Design GameModeEazy, start of the top module:
module GameModeEazy(
input wire clk,
input wire rst,
input wire load,
input wire [63:0] load_board,
input wire [3:0]btn,
input wire [3:0]mode,
output wire [63:0] num,
output wire [15:0] judge
    );
For scale: about 69 flip-flops, ~160 I/O pins, roughly 45000 um2 of cells after synthesis.
clock: 28.0 ns
lec_check: 0
cap_margin: 5
cell_pad_in_sites_global_placement: 3
core_margin: 2
core_utilization: 40
max_routing_layer: met5
place_density_lb_addon: 0.11
slew_margin: 15
tns_end_percent: 40
run.sh (not shown) runs the stock make flow with config.mk's settings and CLKGATE_MAP_FILE=.
The first run completed without violations.
Change:
--- a/flow/config.mk
+++ b/flow/config.mk
@@ -10,6 +10,6 @@
 export CORE_MARGIN = 2
 export CORE_UTILIZATION = 40
-export MAX_ROUTING_LAYER = met5
+export MAX_ROUTING_LAYER = met4
 export PLACE_DENSITY_LB_ADDON = 0.11
 export SLEW_MARGIN = 15
-export TNS_END_PERCENT = 40
+export TNS_END_PERCENT = 90
=> Count of clock-buffer cells in the layout stays the same; wire length decreases by about 0.35%; setup slack improved by 0.012 ns; via count is about the same; maximum frequency is about the same; register-to-register slack barely changes.
Change:
==> flow/config.mk (replaced) <==
export PLATFORM = sky130hd
export DESIGN_NAME = GameModeEazy
export DESIGN_NICKNAME = GameModeEazy
export VERILOG_FILES = /design/flow/design.v
export SDC_FILE = /design/flow/constraint.sdc
export NUM_CORES = 4
export LEC_CHECK = 0
export ABC_AREA = 0
export CAP_MARGIN = 20
export CORE_ASPECT_RATIO = 1.62
export CORE_MARGIN = 2
export CORE_UTILIZATION = 15
export CTS_CLUSTER_DIAMETER = 253
export CTS_CLUSTER_SIZE = 96
export GPL_ROUTABILITY_DRIVEN = 1
export HOLD_SLACK_MARGIN = 0.3
export SLEW_MARGIN = 0
export TNS_END_PERCENT = 15
The new run finished clean; core utilization decreases by 27 points; clock-buffer cell count is lower by 1; worst setup slack improved by 0.49 ns; final cell count goes up by a quarter to a third; clock skew stays flat; hold slack gets better by 0.0041 ns; routed wire length increases by about a fifth; cell area came out higher by roughly a tenth.
Change:
==> flow/config.mk (replaced) <==
export PLATFORM = sky130hd
export DESIGN_NAME = GameModeEazy
export DESIGN_NICKNAME = GameModeEazy
export VERILOG_FILES = /design/flow/design.v
export SDC_FILE = /design/flow/constraint.sdc
export NUM_CORES = 4
export LEC_CHECK = 0
export ABC_AREA = 0
export CAP_MARGIN = 20
export CORE_MARGIN = 2
export CORE_UTILIZATION = 27
export CTS_CLUSTER_DIAMETER = 322
export CTS_CLUSTER_SIZE = 100
export HOLD_SLACK_MARGIN = 0.27
export SLEW_MARGIN = 20
export TNS_END_PERCENT = 5
Via count came out lower by a few percent.
Sequential share of layout area came out higher by 0.22 points.
Final area came out lower by a little under a tenth.
Fmax came out higher slightly.
Clock-buffer cell count came out higher by 1.
Worst setup slack improves by 0.16 ns.
Clock skew came out lower by 0.0081 ns.
Synthesized area stays the same.

oak:
GameModeEazy again, from the RTL that the note above started with.
export LEC_CHECK = 0
export CAP_MARGIN = 0
export CORE_MARGIN = 2
export CORE_UTILIZATION = 71
export CTS_CLUSTER_DIAMETER = 136
export CTS_CLUSTER_SIZE = 24
export MAX_ROUTING_LAYER = met4
export SETUP_SLACK_MARGIN = 3.32
export SLEW_MARGIN = 20
create_clock -name core_clock -period 24.2 [get_ports {clk}]
oak did not finish: a tool error stopped it during global routing.
The following lists how pine was set up differently from oak:
--- a/flow/config.mk
+++ b/flow/config.mk
@@ -7,9 +7,6 @@
 export LEC_CHECK = 0
-export CAP_MARGIN = 0
+export CAP_MARGIN = 20
 export CORE_MARGIN = 2
-export CORE_UTILIZATION = 71
-export CTS_CLUSTER_DIAMETER = 136
-export CTS_CLUSTER_SIZE = 24
-export MAX_ROUTING_LAYER = met4
-export SETUP_SLACK_MARGIN = 3.32
+export CORE_UTILIZATION = 50
+export GPL_ROUTABILITY_DRIVEN = 1
 export SLEW_MARGIN = 20
[summary]
Die boundary height for pine is higher than for oak.
oak has a higher post-place setup slack than pine.
Relative to oak, floorplan core area has gone up in pine.
pine -> oak: synthesized cell count delta 0, exact match
oak has lower cell area after placement than pine.
No crash in pine: every stage finished, but the layout fails its final checks due to setup timing.
From oak to pine, maximum number of buffers from clock root to sink did not move at all.
pine vs oak — post-CTS setup buffer count dropped 97.
Lower number of cells upsized or downsized after cts among oak and pine: pine
In pine, the die area came out about 40% above the value in oak.

run 1:
GameModeEazy again, from the RTL that the note above started with.
clock: 33.1 ns
lec_check: 0
cap_margin: 20
core_margin: 2
core_utilization: 28
gpl_routability_driven: 1
slew_margin: 20
Setup changes, run 1 to run 2
-- flow/config.mk --
<<< run 1, line 10
export CORE_UTILIZATION = 28
export GPL_ROUTABILITY_DRIVEN = 1
>>> run 2, line 10
export CORE_UTILIZATION = 59
==> flow/constraint.sdc <==
create_clock -name core_clock -period 21.9 [get_ports {clk}]
set_input_delay 4.3800 -clock core_clock [delete_from_list [all_inputs] [get_ports {clk}]]
set_output_delay 4.3800 -clock core_clock [all_outputs]
set_load 0.01 [all_outputs]
==> results <==
- As far as area fraction in full adders, half adders and majority gates goes, run 1 and run 2 are indistinguishable; the numbers are identical.
- Between run 1 and run 2, the flow reports overall die width decreasing by more than a quarter.
- | die footprint | run 2 vs run 1 | better |
- Count of port buffers added during placement: run 2 vs run 1, no meaningful difference
- When run 2 is set beside run 1, its placed cell area turns out to be about 40% larger.
- Re I/O pin count: no difference whatsoever between run 1 and run 2.
- On global placement routability congestion: between run 1 and run 2, it ends up lower for run 1.
- Comparing total placed cells including tap cells for run 1 and run 2, the smaller number came from run 1.
- Taking run 1 as the reference point, the placed wire-length estimate of run 2 falls by 1.7%.
- Between run 1 and run 2, vertical die dimension is lower for run 2, run 1 comes in above that.
- Run 2: aborted in global routing (5_1_grt) (tool error)
- The run showing the greater row count is run 1.
### run 2 -> run 3
-- flow/config.mk --
<<< run 2, line 10
export CORE_UTILIZATION = 59
>>> run 3, line 10
export CORE_UTILIZATION = 27
export HOLD_SLACK_MARGIN = -0.09
==> flow/constraint.sdc <==
create_clock -name core_clock -period 28.0 [get_ports {clk}]
set_input_delay 5.6000 -clock core_clock [delete_from_list [all_inputs] [get_ports {clk}]]
set_output_delay 5.6000 -clock core_clock [all_outputs]
set_load 0.01 [all_outputs]
[summary]
- In summary, run 3 completed successfully, with a layout that passed the timing, DRC and antenna checks.
- Changes observed in run 3 relative to run 2: TritonCTS sink count did not really move, die size went up, routability congestion estimate went down, initial core utilization went down, area fraction in mux cells did not really move.
- Between run 2 and run 3, the chip height is higher for run 3.
- As far as total cell area reported by yosys after synthesis is concerned, run 2 and run 3 perform about the same.

GameModeEazy again, from the RTL that the note above started with.
make LEC_CHECK=0 CAP_MARGIN=0 CORE_MARGIN=2 CORE_UTILIZATION=72 CTS_CLUSTER_SIZE=90 GPL_ROUTABILITY_DRIVEN=1 PLACE_DENSITY_LB_ADDON=0.22 SETUP_SLACK_MARGIN=2.54 SLEW_MARGIN=20 finish   # period 13.4 ns
The baseline stopped in detailed placement (3_5_place_dp) with DPL-0038.
Then changed:
CAP_MARGIN = 20   (was 0)
CTS_CLUSTER_SIZE = 93   (was 90)
SETUP_SLACK_MARGIN = 3.36   (was 2.54)
The changed run ended with an error in detailed placement (3_5_place_dp).
Die size is unchanged.
Synthesized area stays the same.
Synthesized cell count stays the same.

Setup of build 56:
GameModeEazy again, from the RTL that the note above started with.
make LEC_CHECK=0 ABC_AREA=1 CAP_MARGIN=20 CELL_PAD_IN_SITES_DETAIL_PLACEMENT=1 CELL_PAD_IN_SITES_GLOBAL_PLACEMENT=2 CORE_MARGIN=3 CORE_UTILIZATION=31 CTS_CLUSTER_DIAMETER=29 GPL_ROUTABILITY_DRIVEN=1 MAX_ROUTING_LAYER=met5 MIN_ROUTING_LAYER=met1 PLACE_DENSITY_LB_ADDON=0.12 SLEW_MARGIN=15 finish   # period 18.3 ns
From the logs: build 56 reached the end of the flow and failed the layout checks with setup timing.
## Diff of input files: build 32 against build 56
Settings: PLACE_DENSITY_LB_ADDON no longer set, was 0.12; ABC_AREA no longer set, was 1; SLEW_MARGIN now 20, was 15; CELL_PAD_IN_SITES_GLOBAL_PLACEMENT no longer set, was 2; MAX_ROUTING_LAYER no longer set, was met5; MIN_ROUTING_LAYER no longer set, was met1; CORE_UTILIZATION now 58, was 31; CORE_MARGIN now 2, was 3; CTS_CLUSTER_DIAMETER no longer set, was 29; CELL_PAD_IN_SITES_DETAIL_PLACEMENT no longer set, was 1; the clock period (ns, I/O delays scaled along) now 21.8, was 18.3.
[summary]
- Cell resize tally after clock tree synthesis came out lower on build 32 than on build 56.
- On build 32: number of standard-cell rows in the floorplan is 23 lower than what build 56 gave.
- Mux contribution to synthesized area: build 32 vs build 56 up 8.1 points
- Build 56 → build 32: die width has decreased; placeable core region moved down; area share of and-or/or-and cells after synthesis went up by 33 points; Yosys chip area went up by about 24%; synthesized cell count decreased by about 1.2% relative to the old numbers.
- Between build 56 and build 32, the flow reports number of cells in Yosys stat decreasing slightly.
- Looking at simple-gate portion of the synthesized area, build 32 sits 36 points lower than build 56 does.
- Build 32 terminated abnormally: 5_1_grt reported GRT-0116.
The following lists how build 75 was set up differently from build 32:
Settings: swapping 21.8 for 21.9 in the clock period (ns, I/O delays scaled along).
==> results <==
What ended build 75 was a tool error in 5_1_grt; the run never finished. Diff build 32..build 75 | die outline height | unchanged. Build 75 vs. build 32: total of cells resized after clock tree synthesis went up by 7; number of buffers inserted by hold repair at cts held; routability-driven placement congestion ratio down 0.046. Cell area after placement delta (build 32 -> build 75): insignificant. Register bit total from synthesis delta (build 75 -> build 32): insignificant. Comparing build 75 against build 32, there is no change at all in core region area.
### build 75 -> build 47
Settings: changing CORE_UTILIZATION from 58 to 51; changing the clock period (ns, I/O delays scaled along) from 21.9 to 21.3.
Build 47 failed in 5_1_grt with GRT-0232. Seen in the log of build 75: GRT-0116 during 5_1_grt, after which the run never completed. Sort build 75 and build 47 by number of gates resized after CTS, descending, and build 75 comes first. The final reports for build 47 and build 75 show detailed placer's ending HPWL higher in the former. Side by side, post-CTS setup buffer count turned out higher in build 47 than in build 75.

## alpha
Starting RTL as in the previous note.
make LEC_CHECK=0 ABC_AREA=1 CAP_MARGIN=25 CELL_PAD_IN_SITES_DETAIL_PLACEMENT=1 CORE_ASPECT_RATIO=1.53 CORE_MARGIN=2 CORE_UTILIZATION=30 CTS_CLUSTER_DIAMETER=221 GPL_ROUTABILITY_DRIVEN=0 GPL_TIMING_DRIVEN=1 HOLD_SLACK_MARGIN=0.11 MAX_ROUTING_LAYER=met4 PLACE_DENSITY_LB_ADDON=0.09 SETUP_SLACK_MARGIN=5.0 SLEW_MARGIN=40 finish   # period 23.9 ns
Edits applied to the flow inputs when going from alpha to beta:
Settings: clearing GPL_TIMING_DRIVEN, which used to be 1; clearing CELL_PAD_IN_SITES_DETAIL_PLACEMENT, which used to be 1; swapping 0 for 1 in GPL_ROUTABILITY_DRIVEN; swapping 40 for 20 in SLEW_MARGIN; swapping 25 for 20 in CAP_MARGIN; clearing ABC_AREA, which used to be 1; clearing CTS_CLUSTER_DIAMETER, which used to be 221; swapping 30 for 45 in CORE_UTILIZATION; clearing PLACE_DENSITY_LB_ADDON, which used to be 0.09; clearing SETUP_SLACK_MARGIN, which used to be 5.0; clearing MAX_ROUTING_LAYER, which used to be met4; clearing HOLD_SLACK_MARGIN, which used to be 0.11; clearing CORE_ASPECT_RATIO, which used to be 1.53; swapping 23.9 for 22.0 in the clock period (ns, I/O delays scaled along).
--- outcome ---
Diff alpha..beta | number of cells traversed by the worst hold path | negligible. beta: total buffers and inverters traversed by the critical path 36 above alpha. Taking alpha as the reference, in beta via count went up 24,500; via count of the first global-routing pass went up about 38%; maximum fanout count along the critical path went up 2; worst hold slack went up 0.037 ns. alpha → beta: required time reported for the critical path endpoint now smaller; total die area now smaller. input pin to flop as the critical setup path kind was reported by alpha, and flop to flop by beta. Endpoint of the worst setup timing path: num_reg[42] -> alpha, num_reg[1] -> beta. beta finished all stages; layout check result: FAIL, due to negative setup slack.
Changes in gamma relative to beta:
Settings: swapping 45 for 72 in CORE_UTILIZATION; putting PLACE_DENSITY_LB_ADDON at 0.22 where nothing was set; swapping 22.0 for 13.4 in the clock period (ns, I/O delays scaled along).
## What came out
- Relative to beta, the final estimated routing congestion in global placement measured on gamma has increased by more than 10%.
- gamma -> beta: yosys-reported design area after synthesis flat
- Cell row count (beta / gamma): 1.3
- Note that the horizontal extent of the die recorded for beta amounts to 1.3 times the value seen in gamma.
- Chip footprint: gamma vs beta down about 37%
- As far as count of port buffers added during placement goes, beta and gamma are indistinguishable; the numbers are identical.
- Summary — starting utilization of the core area, gamma relative to beta: higher, by 27 points.
- Re area fraction in and, or, nand and nor cells after synthesis: no difference whatsoever between beta and gamma.
- The flow ended early for gamma: it failed with a tool error in detailed placement.
- Re yosys stat cell total: no difference whatsoever between beta and gamma.
- Between beta and gamma, the difference in synthesized cell count is negligible.
The following lists how delta was set up differently from gamma:
Settings: CORE_UTILIZATION now 30, was 72; PLACE_DENSITY_LB_ADDON no longer set, was 0.22; the clock period (ns, I/O delays scaled along) now 28.0, was 13.4.
## What came out
delta | status: complete | timing, DRC, antenna: pass. gamma did not finish; the tool stopped in detailed placement with error DPL-0038. Synthesis area per yosys of delta is on par with gamma. Comparing gamma against delta, there is no change at all in area fraction in mux cells. For floorplan core area, dividing the value from gamma by the value from delta gives 0.41. From delta to gamma, register area share after synthesis did not move at all. From delta to gamma, synthesized area per cell did not move at all. Distinct cell type count after synthesis: delta vs gamma identical. Starting density of the core was higher in gamma than in delta. Looking at die size, delta sits 89,000 um2 higher than gamma does.

GameModeEazy again, from the RTL that the note above started with.
==> flow/config.mk <==
export PLATFORM = sky130hd
export DESIGN_NAME = GameModeEazy
export DESIGN_NICKNAME = GameModeEazy
export VERILOG_FILES = /design/flow/design.v
export SDC_FILE = /design/flow/constraint.sdc
export NUM_CORES = 4
export LEC_CHECK = 0
export CAP_MARGIN = 20
export CELL_PAD_IN_SITES_DETAIL_PLACEMENT = 0
export CORE_MARGIN = 2
export CORE_UTILIZATION = 34
export GPL_ROUTABILITY_DRIVEN = 1
export MAX_ROUTING_LAYER = met5
export PLACE_DENSITY = 0.67
export SETUP_SLACK_MARGIN = 5.0
export SLEW_MARGIN = 15
==> flow/constraint.sdc <==
create_clock -name core_clock -period 48.1 [get_ports {clk}]
set_input_delay 9.6200 -clock core_clock [delete_from_list [all_inputs] [get_ports {clk}]]
set_output_delay 9.6200 -clock core_clock [all_outputs]
set_load 0.01 [all_outputs]
Edit:
CORE_UTILIZATION = 50   (was 34)
PLACE_DENSITY = unset   (was 0.67)
PLACE_DENSITY_LB_ADDON = 0.2   (was unset)
clock period = 31.7 ns   (was 48.1 ns; I/O delays follow)
=> The new run completed without violations; core utilization grows by 23 points; worst hold slack gains 0.031 ns; design area is higher by 11%; sequential share of layout area went down by 0.23 points.
Edit:
CELL_PAD_IN_SITES_DETAIL_PLACEMENT = unset   (was 0)
CORE_UTILIZATION = 58   (was 50)
MAX_ROUTING_LAYER = unset   (was met5)
PLACE_DENSITY_LB_ADDON = unset   (was 0.2)
SETUP_SLACK_MARGIN = unset   (was 5.0)
SLEW_MARGIN = 20   (was 15)
TNS_END_PERCENT = 5   (was unset)
clock period = 22.9 ns   (was 31.7 ns; I/O delays follow)
Effect:
- This time the run aborted during global routing (5_1_grt) with GRT-0116
- die area went down by 14%
- synthesized cell count stays the same
- synthesized area stays the same
Edit:
CORE_UTILIZATION = 41   (was 58)
TNS_END_PERCENT = unset   (was 5)
clock period = 27.6 ns   (was 22.9 ns; I/O delays follow)
With this change the flow passed the timing, DRC and antenna checks.
Die size rises by about 40%.
Synthesized cell count stays the same.
Synthesized area stays the same.
